==> flow/design.v <==
`timescale 1ns/1ps
module top(
	input clk,
	input rst,
	input valid,
	input dir,
	input signed [31:0] n,
	output [31:0] zeroCount,
	output signed [31:0] xOut
);
	reg signed [31:0] xReg;
	wire signed [31:0] xNext;
	always @(posedge clk or posedge rst)begin
		if(rst) xReg<=32'sd50;
		else if(valid) xReg<=xNext;
	end
	assign xOut=xReg;
	wire signed[31:0] signedN;
	assign signedN=dir? n: -n;
	wire signed [31:0] addOut;
	wire signed [31:0] modOut;
	wire signed [31:0] normOut;
	wire zeroHit;
	adder uAdd(.a(xReg), .b(signedN), .sum(addOut));
	modulo uMod(.in(addOut), .out(modOut));
	normalize uNorm(.in(modOut), .out(normOut));
	comparator uCmp(.in(normOut), .zero(zeroHit));
	assign xNext=normOut;
	counter uCnt(
		.clk(clk),
		.rst(rst),
		.inc(valid&zeroHit),
		.count(zeroCount)
	);
endmodule
module adder(
	input signed [31:0] a,
	input signed [31:0] b,
	output signed [31:0] sum
);
	assign sum=a+b;
endmodule
module modulo(
	input signed [31:0] in,
	output signed [31:0] out
);
	assign out=in%100;
endmodule
module normalize(
	input signed [31:0] in,
	output signed [31:0] out
);
	assign out=(in<0)? (in+100): in;
endmodule
module comparator(
	input signed [31:0] in,
	output zero
);
	assign zero = (in==0);
endmodule
module counter(
	input clk,
	input rst,
	input inc,
	output reg [31:0] count
);
	always @(posedge clk or posedge rst)begin
		if(rst) count<=32'd0;
		else if(inc) count<=count+1;
	end
endmodule
make LEC_CHECK=0 ABC_AREA=1 CAP_MARGIN=0 CORE_ASPECT_RATIO=1.46 CORE_MARGIN=2 CORE_UTILIZATION=72 CTS_CLUSTER_SIZE=10 SLEW_MARGIN=30 TNS_END_PERCENT=10 finish   # period 14.9 ns
run.sh (not shown) runs the stock make flow with config.mk's settings and CLKGATE_MAP_FILE=.
The baseline did not get past 4_1_cts, error DPL-0038.
Rerun with:
==> flow/config.mk (replaced) <==
export PLATFORM = sky130hd
export DESIGN_NAME = top
export DESIGN_NICKNAME = top
export VERILOG_FILES = /design/flow/design.v
export SDC_FILE = /design/flow/constraint.sdc
export NUM_CORES = 4
export LEC_CHECK = 0
export CAP_MARGIN = 20
export CORE_MARGIN = 2
export CORE_UTILIZATION = 61
export SLEW_MARGIN = 20
==> flow/constraint.sdc (replaced) <==
create_clock -name core_clock -period 11.6 [get_ports {clk}]
set_input_delay 2.3200 -clock core_clock [delete_from_list [all_inputs] [get_ports {clk}]]
set_output_delay 2.3200 -clock core_clock [all_outputs]
set_load 0.01 [all_outputs]
Outcome:
- The changed run failed in 4_1_cts
- die area goes up by about 22%
- area after synthesis is higher by about 4%
- synthesized cell count shrinks by 18%
Rerun with:
--- a/flow/config.mk
+++ b/flow/config.mk
@@ -7,5 +7,8 @@
 export LEC_CHECK = 0
+export ABC_AREA = 1
 export CAP_MARGIN = 20
 export CORE_MARGIN = 2
-export CORE_UTILIZATION = 61
+export CORE_UTILIZATION = 69
+export CTS_CLUSTER_SIZE = 99
 export SLEW_MARGIN = 20
+export TNS_END_PERCENT = 5
==> flow/constraint.sdc (replaced) <==
create_clock -name core_clock -period 22.1 [get_ports {clk}]
set_input_delay 4.4200 -clock core_clock [delete_from_list [all_inputs] [get_ports {clk}]]
set_output_delay 4.4200 -clock core_clock [all_outputs]
set_load 0.01 [all_outputs]
Outcome: Now the flow produced a layout that fails on negative setup slack; synthesized area falls by 4.0%; synthesized cell count rises by 22%; die size falls by 15%.
Rerun with:
--- a/flow/config.mk
+++ b/flow/config.mk
@@ -11,3 +11,6 @@
 export CORE_UTILIZATION = 69
-export CTS_CLUSTER_SIZE = 99
+export CTS_CLUSTER_DIAMETER = 229
+export HOLD_SLACK_MARGIN = -0.1
+export MAX_ROUTING_LAYER = met4
+export PLACE_DENSITY = 0.62
 export SLEW_MARGIN = 20
==> flow/constraint.sdc (replaced) <==
create_clock -name core_clock -period 19.8 [get_ports {clk}]
set_input_delay 3.9600 -clock core_clock [delete_from_list [all_inputs] [get_ports {clk}]]
set_output_delay 3.9600 -clock core_clock [all_outputs]
set_load 0.01 [all_outputs]
After rerunning: This time the run did not get past 5_1_grt (GRT-0232). Die area stays the same. Area after synthesis stays the same. Synthesized cell count does not change.

========
before:
Starts from the design.v that is shown in full above.
clock: 22.7 ns
lec_check: 0
cap_margin: 20
core_margin: 2
core_utilization: 66
cts_cluster_size: 39
setup_slack_margin: 2.84
slew_margin: 20
before | ERROR | clock tree synthesis
The inputs of after differ from those of before as listed below.
--- a/flow/config.mk
+++ b/flow/config.mk
@@ -9,5 +9,4 @@
 export CORE_MARGIN = 2
-export CORE_UTILIZATION = 66
-export CTS_CLUSTER_SIZE = 39
-export SETUP_SLACK_MARGIN = 2.84
+export CORE_UTILIZATION = 58
+export SETUP_SLACK_MARGIN = -0.3
 export SLEW_MARGIN = 20
==> flow/constraint.sdc <==
create_clock -name core_clock -period 18.1 [get_ports {clk}]
set_input_delay 3.6200 -clock core_clock [delete_from_list [all_inputs] [get_ports {clk}]]
set_output_delay 3.6200 -clock core_clock [all_outputs]
set_load 0.01 [all_outputs]
--- outcome ---
after | ERROR | global routing. Against before, final weighted congestion of routability-driven global placement in after fell by a few percent. From after to before, adder-cell share of the synthesized area did not move at all. Comparing after and before, placed wire-length estimate is lower on after. In the floorplan summary, after is listed with a die area greater than that of before. Worst slack at placement: after lower than before. On number of core rows: after sits above before. Compared to before, after has chip height about 6.5% higher. Placement-stage cell area in after is about 3% higher than in before. Going from before to after, cell total after placement grows by about 4.5%. Floorplan die width up 6.5% in after wrt before.

========
Starts from the design.v that is shown in full above.
clock: 11.6 ns
lec_check: 0
cap_margin: 20
core_margin: 2
core_utilization: 70
cts_cluster_size: 32
place_density_lb_addon: 0.0
slew_margin: 20
The starting point ended with an error in detailed placement (3_5_place_dp) (DPL-0038).
Rerun with:
--- a/flow/config.mk
+++ b/flow/config.mk
@@ -10,3 +10 @@
-export CORE_UTILIZATION = 70
-export CTS_CLUSTER_SIZE = 32
-export PLACE_DENSITY_LB_ADDON = 0.0
+export CORE_UTILIZATION = 59
==> flow/constraint.sdc (replaced) <==
create_clock -name core_clock -period 22.7 [get_ports {clk}]
set_input_delay 4.5400 -clock core_clock [delete_from_list [all_inputs] [get_ports {clk}]]
set_output_delay 4.5400 -clock core_clock [all_outputs]
set_load 0.01 [all_outputs]
Outcome: With this change the flow died in global routing (5_1_grt); die size grows by 18%; synthesized area stays the same; synthesized cell count stays the same.
Rerun with:
--- a/flow/config.mk
+++ b/flow/config.mk
@@ -10 +10,3 @@
-export CORE_UTILIZATION = 59
+export CORE_UTILIZATION = 66
+export CTS_CLUSTER_SIZE = 38
+export HOLD_SLACK_MARGIN = 0.3
With this change the flow never finished: it broke off in clock tree synthesis (4_1_cts) (DPL-0038).
Die area decreases by 10%.
Synthesized cell count is unchanged.
Area after synthesis stays the same.
Rerun with:
--- a/flow/config.mk
+++ b/flow/config.mk
@@ -10,3 +10 @@
-export CORE_UTILIZATION = 66
-export CTS_CLUSTER_SIZE = 38
-export HOLD_SLACK_MARGIN = 0.3
+export CORE_UTILIZATION = 34
==> flow/constraint.sdc (replaced) <==
create_clock -name core_clock -period 32.6 [get_ports {clk}]
set_input_delay 6.5200 -clock core_clock [delete_from_list [all_inputs] [get_ports {clk}]]
set_output_delay 6.5200 -clock core_clock [all_outputs]
set_load 0.01 [all_outputs]
Outcome: The new run passed the timing, design-rule and antenna checks; synthesized area does not change; synthesized cell count does not change; die area is higher by 91%.
Rerun with:
--- a/flow/config.mk
+++ b/flow/config.mk
@@ -7,0 +8 @@
+export ABC_AREA = 1
@@ -10 +11 @@
-export CORE_UTILIZATION = 34
+export CORE_UTILIZATION = 72
@@ -11,0 +13 @@
+export TNS_END_PERCENT = 10
==> flow/constraint.sdc (replaced) <==
create_clock -name core_clock -period 14.9 [get_ports {clk}]
set_input_delay 2.9800 -clock core_clock [delete_from_list [all_inputs] [get_ports {clk}]]
set_output_delay 2.9800 -clock core_clock [all_outputs]
set_load 0.01 [all_outputs]
The changed run never finished: it broke off in clock tree synthesis (4_1_cts), error DPL-0038. Synthesized cell count rose by 22%. Area after synthesis fell by about 4%. Die area fell by 54%.
